==> job 1343 <==
==> flow/design.v <==
module adder16_7 (
    input [5:0] alufn,
    input [15:0] a,
    input [15:0] b,
    output reg [15:0] out,
    output reg z,
    output reg n,
    output reg v
  );
  reg [15:0] sum;
  reg [15:0] xb;
  always @* begin
    xb = b ^ {5'h10{alufn[0+0-:1]}};
    case (alufn[0+1-:2])
      2'h0: begin
        sum = a + b;
      end
      2'h1: begin
        sum = a - b;
      end
      2'h2: begin
        sum = a * b;
      end
      2'h3: begin
        sum = xb + 1'h1;
      end
      default: begin
        sum = a - b;
      end
    endcase
    v = (a[15+0-:1] & xb[15+0-:1] & ~sum[15+0-:1]) | (~a[15+0-:1] & ~xb[15+0-:1] & sum[15+0-:1]);
    n = sum[15+0-:1];
    z = (~|sum);
    out = sum;
  end
endmodule
module boolean16_9 (
    input [5:0] alufn,
    input [15:0] a,
    input [15:0] b,
    output reg [15:0] out
  );
  always @* begin
    case (alufn[0+3-:4])
      4'h8: begin
        out = a & b;
      end
      4'he: begin
        out = a | b;
      end
      4'h6: begin
        out = a ^ b;
      end
      4'ha: begin
        out = a;
      end
      default: begin
        out = 16'h0000;
      end
    endcase
  end
endmodule
module compare16_10 (
    input [5:0] alufn,
    input z,
    input v,
    input n,
    output reg [15:0] out
  );
  always @* begin
    case (alufn[1+1-:2])
      2'h1: begin
        out = z;
      end
      2'h2: begin
        out = n ^ v;
      end
      2'h3: begin
        out = z | (n ^ v);
      end
      default: begin
        out = 1'h0;
      end
    endcase
  end
endmodule
module shifter16_8 (
    input [15:0] a,
    input [15:0] b,
    input [5:0] alufn,
    output reg [15:0] out
  );
  always @* begin
    case (alufn[0+1-:2])
      2'h0: begin
        out = a <<< b[0+4-:5];
      end
      2'h1: begin
        out = a >>> b[0+4-:5];
      end
      2'h3: begin
        out = $signed(a) >>> b[0+4-:5];
      end
      default: begin
        out = 1'h0;
      end
    endcase
  end
endmodule
module alu_3 (
    input [5:0] alufn,
    input [15:0] a,
    input [15:0] b,
    output reg [15:0] alu_output
  );
  wire [16-1:0] M_add_out;
  wire [1-1:0] M_add_z;
  wire [1-1:0] M_add_n;
  wire [1-1:0] M_add_v;
  reg [6-1:0] M_add_alufn;
  reg [16-1:0] M_add_a;
  reg [16-1:0] M_add_b;
  adder16_7 add (
    .alufn(M_add_alufn),
    .a(M_add_a),
    .b(M_add_b),
    .out(M_add_out),
    .z(M_add_z),
    .n(M_add_n),
    .v(M_add_v)
  );
  wire [16-1:0] M_shift_out;
  reg [16-1:0] M_shift_a;
  reg [16-1:0] M_shift_b;
  reg [6-1:0] M_shift_alufn;
  shifter16_8 shift (
    .a(M_shift_a),
    .b(M_shift_b),
    .alufn(M_shift_alufn),
    .out(M_shift_out)
  );
  wire [16-1:0] M_bool_out;
  reg [6-1:0] M_bool_alufn;
  reg [16-1:0] M_bool_a;
  reg [16-1:0] M_bool_b;
  boolean16_9 bool (
    .alufn(M_bool_alufn),
    .a(M_bool_a),
    .b(M_bool_b),
    .out(M_bool_out)
  );
  wire [16-1:0] M_comp_out;
  reg [6-1:0] M_comp_alufn;
  reg [1-1:0] M_comp_z;
  reg [1-1:0] M_comp_v;
  reg [1-1:0] M_comp_n;
  compare16_10 comp (
    .alufn(M_comp_alufn),
    .z(M_comp_z),
    .v(M_comp_v),
    .n(M_comp_n),
    .out(M_comp_out)
  );
  always @* begin
    M_add_a = a;
    M_add_b = b;
    M_add_alufn = alufn;
    if (alufn[5:4] == 2'h3) begin
      M_add_alufn[1:0] = 2'h1;
    end
    M_comp_v = M_add_v;
    M_comp_n = M_add_n;
    M_comp_z = M_add_z;
    M_comp_alufn = alufn;
    M_bool_a = a;
    M_bool_b = b;
    M_bool_alufn = alufn;
    M_shift_a = a;
    M_shift_b = b;
    M_shift_alufn = alufn;
    case (alufn[4+1-:2])
      2'h0: begin
        alu_output = M_add_out;
      end
      2'h1: begin
        alu_output = M_bool_out;
      end
      2'h2: begin
        alu_output = M_shift_out;
      end
      2'h3: begin
        alu_output = M_comp_out;
      end
      default: begin
        alu_output = 16'h0000;
      end
    endcase
  end
endmodule
module alu16_top (
    input clk,
    input [5:0] alufn,
    input [15:0] a,
    input [15:0] b,
    output reg [15:0] y
  );
  reg [5:0] alufn_q;
  reg [15:0] a_q;
  reg [15:0] b_q;
  wire [15:0] alu_out;
  alu_3 alu (
    .alufn(alufn_q),
    .a(a_q),
    .b(b_q),
    .alu_output(alu_out)
  );
  always @(posedge clk) begin
    alufn_q <= alufn;
    a_q <= a;
    b_q <= b;
    y <= alu_out;
  end
endmodule
==> flow/run.sh <==
#!/bin/bash
# the make line also repeats each setting of config.mk as NAME=value (left out here)
make -C /OpenROAD-flow-scripts/flow DESIGN_CONFIG=/design/flow/config.mk WORK_HOME=/design/flow/orfs CLKGATE_MAP_FILE= finish
==> flow/config.mk <==
export PLATFORM = sky130hd
export DESIGN_NAME = alu16_top
export DESIGN_NICKNAME = alu16_top
export VERILOG_FILES = /design/flow/design.v
export SDC_FILE = /design/flow/constraint.sdc
export NUM_CORES = 4
export LEC_CHECK = 0
export CAP_MARGIN = 20
export CORE_MARGIN = 2
export CORE_UTILIZATION = 72
export CTS_CLUSTER_SIZE = 22
export PLACE_DENSITY_LB_ADDON = 0.04
export SETUP_SLACK_MARGIN = -0.14
export SLEW_MARGIN = 20
==> flow/constraint.sdc <==
create_clock -name core_clock -period 5.62 [get_ports {clk}]
set_input_delay 1.1240 -clock core_clock [delete_from_list [all_inputs] [get_ports {clk}]]
set_output_delay 1.1240 -clock core_clock [all_outputs]
set_load 0.01 [all_outputs]
==> job 4768: changes against job 1343 <==
Settings changed: CELL_PAD_IN_SITES_GLOBAL_PLACEMENT set to 3, CORE_UTILIZATION 72 to 36, CTS_CLUSTER_DIAMETER set to 306, CTS_CLUSTER_SIZE 22 to 100, PLACE_DENSITY set to 0.89, PLACE_DENSITY_LB_ADDON 0.04 to unset, SETUP_SLACK_MARGIN -0.14 to unset, TNS_END_PERCENT set to 20.
==> flow/constraint.sdc (replaced) <==
create_clock -name core_clock -period 6.5 [get_ports {clk}]
set_input_delay 1.3000 -clock core_clock [delete_from_list [all_inputs] [get_ports {clk}]]
set_output_delay 1.3000 -clock core_clock [all_outputs]
set_load 0.01 [all_outputs]
==> job 9574: changes against job 1343 <==
Settings changed: CORE_UTILIZATION 72 to 65, CTS_CLUSTER_SIZE 22 to unset, PLACE_DENSITY_LB_ADDON 0.04 to unset, SETUP_SLACK_MARGIN -0.14 to unset.
==> flow/constraint.sdc (replaced) <==
create_clock -name core_clock -period 5.31 [get_ports {clk}]
set_input_delay 1.0620 -clock core_clock [delete_from_list [all_inputs] [get_ports {clk}]]
set_output_delay 1.0620 -clock core_clock [all_outputs]
set_load 0.01 [all_outputs]
==> results_slide.txt <==
Flow Results at a Glance

Die
  • Chip footprint: 0.0149 mm^2
  • FP Rows: 43
  • Die Wd: 122 um
  • Init Core Util: 0.658
  • Die H: 122 um

Global route
  • GRT Resource Usage Total: 0.490
  • Met1 GRT Util: 0.595

Place
  • Placed cell area: 0.0106 mm^2
  • RePlAce Congestion: 1.08
  • Dpl ws: -0.431 ns
  • Placed cells: 1462

Outcome
  • Layout check faults: negative setup slack
  • Status: finished with violations

Final timing
  • Setup Viol. Count Final: 6
  • Final WS setup: -0.373 ns

Clocking
  • PostCTS Resize Cnt: 33
The numbers above come from job 9574.

==> results_slide.txt <==
Flow Results at a Glance

Run
  • Max-cap viol count: 0

Global route
  • Met1 GRT Util: 0.404
  • GRT Resource Usage Total: 0.284
  • First-pass GRT wire length: 54.9 mm

Die
  • Chip footprint: 0.0264 mm^2
  • Init Core Util: 0.369
  • Die Wd: 162 um

Layout
  • # clk buffers: 6
  • Multi-In Gates: 899

Clocking
  • PostCTS Resize Cnt: 0
  • Latency at later pin: 0.30 ns

Place
  • RePlAce Congestion: 0.935
  • Placed cell area: 0.0101 mm^2
  • Dpl ws: 0.204 ns

Worst hold path
  • Hold Path Stages: 2

Final timing
  • Final WS setup: 0.305 ns
  • Setup Viol. Count Final: 0

Outcome
  • Status: timing/DRC/antenna clean

Drt
  • Wl on met1: 17.3 mm
  • Antenna-violating nets left: 0
The numbers above come from job 4768.

==> results_slide.txt <==
Implementation Results

Die
  • Die Wd: 116 um
  • Chip footprint: 0.0135 mm^2
  • FP Rows: 40
  • Init Core Util: 0.746
  • Die H: 116 um

Place
  • Dpl ws: -0.366 ns
  • Placed cell area: 0.0105 mm^2
  • Placed cells: 1457

Global route
  • Met1 GRT Util: 0.760

Outcome
  • Fail Step: global routing
  • Stop err: [ERROR GRT-0116] Global routing finished with congestion. Check the congestion regions in the DRC Viewer.
  • Status: stopped before the end

Clocking
  • PostCTS Resize Cnt: 49
The numbers above come from job 1343.



==> v15 <==
Starts from the design.v that is shown in full above.
clock: 5.31 ns
lec_check: 0
cap_margin: 20
core_margin: 2
core_utilization: 71
setup_slack_margin: 1.57
slew_margin: 20
run.sh (not shown) runs the stock make flow with config.mk's settings and CLKGATE_MAP_FILE=.
==> v22 (differences from v15) <==
==> flow/config.mk (replaced) <==
export PLATFORM = sky130hd
export DESIGN_NAME = alu16_top
export DESIGN_NICKNAME = alu16_top
export VERILOG_FILES = /design/flow/design.v
export SDC_FILE = /design/flow/constraint.sdc
export NUM_CORES = 4
export LEC_CHECK = 0
export ABC_AREA = 1
export CAP_MARGIN = 30
export CELL_PAD_IN_SITES_DETAIL_PLACEMENT = 1
export CELL_PAD_IN_SITES_GLOBAL_PLACEMENT = 0
export CORE_ASPECT_RATIO = 0.66
export CORE_MARGIN = 3
export CORE_UTILIZATION = 44
export CTS_CLUSTER_DIAMETER = 386
export CTS_CLUSTER_SIZE = 100
export GPL_ROUTABILITY_DRIVEN = 0
export GPL_TIMING_DRIVEN = 0
export HOLD_SLACK_MARGIN = 0.16
export MAX_ROUTING_LAYER = met5
export MIN_ROUTING_LAYER = met1
export PLACE_DENSITY_LB_ADDON = 0.04
export SLEW_MARGIN = 20
export TNS_END_PERCENT = 10
==> flow/constraint.sdc (replaced) <==
create_clock -name core_clock -period 7.86 [get_ports {clk}]
set_input_delay 1.5720 -clock core_clock [delete_from_list [all_inputs] [get_ports {clk}]]
set_output_delay 1.5720 -clock core_clock [all_outputs]
set_load 0.01 [all_outputs]
==> impl_metrics.ini <==
; implementation run metrics
[status]
status = aborted with a tool error
lastStage = 5_1_grt
tool.error = [ERROR GRT-0116] Global routing finished with congestion. Check the congestion regions in the DRC Viewer.

[yosys]
ys_sh_adder_pct = 31.5
common_cells = inv_1, nor2_1, nand2_1, ha_1, o21ai_0
xor_area_share_pct = 7.43
synth.top_cell.area_share_pct = 18.0
ys_sh_mux_pct = 2.12
syn-cell-area_sq_um = 9030

[placement]
hpwl_mm = 28.6

[global_routing]
grt_remaining_overflow = 38
grtUsageMet2_pct = 90.6
The numbers above come from v15.

==> impl_metrics.ini <==
; implementation run metrics
[yosys]
ys_sh_adder_pct = 29.0
synth.top_cell.area_share_pct = 16.5
syn-cell-area_sq_um = 9830
ys_sh_mux_pct = 0.407
common_cells = nand2_1, inv_1, ha_1, o21ai_0, nand3_1

[clock_network]
cts_resized = 2

[route]
dr_wl_met2_mm = 15.8

[floorplanning]
initial_utilization_pct = 45.8

[placement]
hpwl_mm = 33.7

[global_routing]
grtUsageMet2_pct = 47.5
grt_remaining_overflow = 0

[layout]
fin_area_sq_um = 10900

[status]
status = finished clean
The numbers above come from v22.

